Design gift_shop_part1, start of the top module:
module gift_shop_part1(
    input clk, 
    input rst,
    input [31:0] data_in,   
    input valid_in,         
    output ready,       
    output reg finished,
    output reg [63:0] result
);
    localparam LENGTH = 34; 
    localparam HEX_LENGTH = 40;
    reg [1:0] word_cnt;
    reg [79:0] range_buffer;
    reg range_ready;
    wire [HEX_LENGTH-1:0] range_start_in;
    wire [HEX_LENGTH-1:0] range_end_in;
    assign range_start_in = range_buffer[79:40];
    assign range_end_in = range_buffer[39:0];
    assign ready = !rst;  
    reg stage1_valid;
    reg [HEX_LENGTH-1:0] stage1_range_start;
    reg [HEX_LENGTH-1:0] stage1_range_end;
    reg [31:0] stage1_start_len;
    reg [31:0] stage1_end_len;
    reg stage2_valid;
    reg [HEX_LENGTH-1:0] stage2_range_start;
    reg [HEX_LENGTH-1:0] stage2_range_end;
    reg [31:0] stage2_start_len;
    reg stage3_valid;
    reg [39:0] stage3_high_nibbles_start, stage3_high_nibbles_end;
    reg [39:0] stage3_low_nibbles_start,  stage3_low_nibbles_end;
    reg [31:0] stage3_half_len;
    reg stage4_valid;
    reg [31:0] stage4_half_len;
    reg [319:0] stage4_t_fstart, stage4_t_fend;
    reg [319:0] stage4_t_sstart, stage4_t_send;
    reg stage5_valid;
    reg [31:0] stage5_half_len;
    reg [159:0] stage5_L1_fstart, stage5_L1_fend;
    reg [159:0] stage5_L1_sstart, stage5_L1_send;
    reg stage6_valid;
    reg [31:0] stage6_half_len;
    reg [31:0] stage6_f_start, stage6_f_end;
    reg [31:0] stage6_s_start, stage6_s_end;
    reg stage7_valid;
    reg stage7_range_valid;
    reg [31:0] stage7_half_start;
  ...
export LEC_CHECK = 0
export CAP_MARGIN = 35
export CELL_PAD_IN_SITES_GLOBAL_PLACEMENT = 1
export CORE_MARGIN = 2
export CORE_UTILIZATION = 72
export CTS_CLUSTER_DIAMETER = 135
export CTS_CLUSTER_SIZE = 25
export PLACE_DENSITY = 0.95
export SETUP_SLACK_MARGIN = -0.68
export SLEW_MARGIN = 30
create_clock -name core_clock -period 6.9 [get_ports {clk}]
run.sh (not shown) runs the stock make flow with config.mk's settings and CLKGATE_MAP_FILE=.
The first run finished but failed the layout checks on negative setup slack.
Rerun with:
Settings changed: CAP_MARGIN 35 to 20, CELL_PAD_IN_SITES_GLOBAL_PLACEMENT 1 to default, CORE_ASPECT_RATIO from default to 1.25, CORE_UTILIZATION 72 to 40, CTS_CLUSTER_DIAMETER 135 to default, CTS_CLUSTER_SIZE 25 to default, MAX_ROUTING_LAYER from default to met4, PLACE_DENSITY 0.95 to default, SETUP_SLACK_MARGIN -0.68 to default, SLEW_MARGIN 30 to 20.
Clock period 6.9 ns to 7.43 ns, I/O delays scaled along.
The changed run finished but fails on negative setup slack. Cell area rose by a few percent. Worst setup slack gets better by 0.41 ns. Sequential power came out lower by a few percent. Final cell count rose by about a fifth. Combinational power falls by a little under a tenth. Clock-buffer cell count goes up by 167.
Rerun with:
Settings changed: CORE_ASPECT_RATIO 1.25 to default, CORE_UTILIZATION 40 to 57, CTS_CLUSTER_SIZE from default to 35, MAX_ROUTING_LAYER met4 to default, PLACE_DENSITY from default to 0.6.
Clock period 7.43 ns to 7.86 ns, I/O delays scaled along.
Outcome: The changed run finished but fails on negative setup slack. Routed wire length goes up by 1.9%. Critical path depth goes down by 1. Count of clock-buffer cells in the layout goes down by 1. Clock power goes down by about 5%.
Rerun with:
Settings changed: CORE_UTILIZATION 57 to 65, CTS_CLUSTER_DIAMETER from default to 71, CTS_CLUSTER_SIZE 35 to default, PLACE_DENSITY 0.6 to default, PLACE_DENSITY_LB_ADDON from default to 0.04, TNS_END_PERCENT from default to 85.
Clock period 7.86 ns to 11.9 ns, I/O delays scaled along.
Now the flow passed the timing, DRC and antenna checks.
Worst setup slack improved by 2.8 ns.
Total power went down by 48%.
Wire length is lower by 4.4%.
Design area shrinks by 4.9%.
Sequential power fell by 34%.
Core utilization went up by 5.6 points.
Die area decreases by 12%.
Final cell count goes down by 5.8%.
Critical path depth fell by 6.
Via count falls by 1.2%.
First-iteration DRC count rose by 16%.
No activity file was given, so power comes from the tool's default toggle rates.
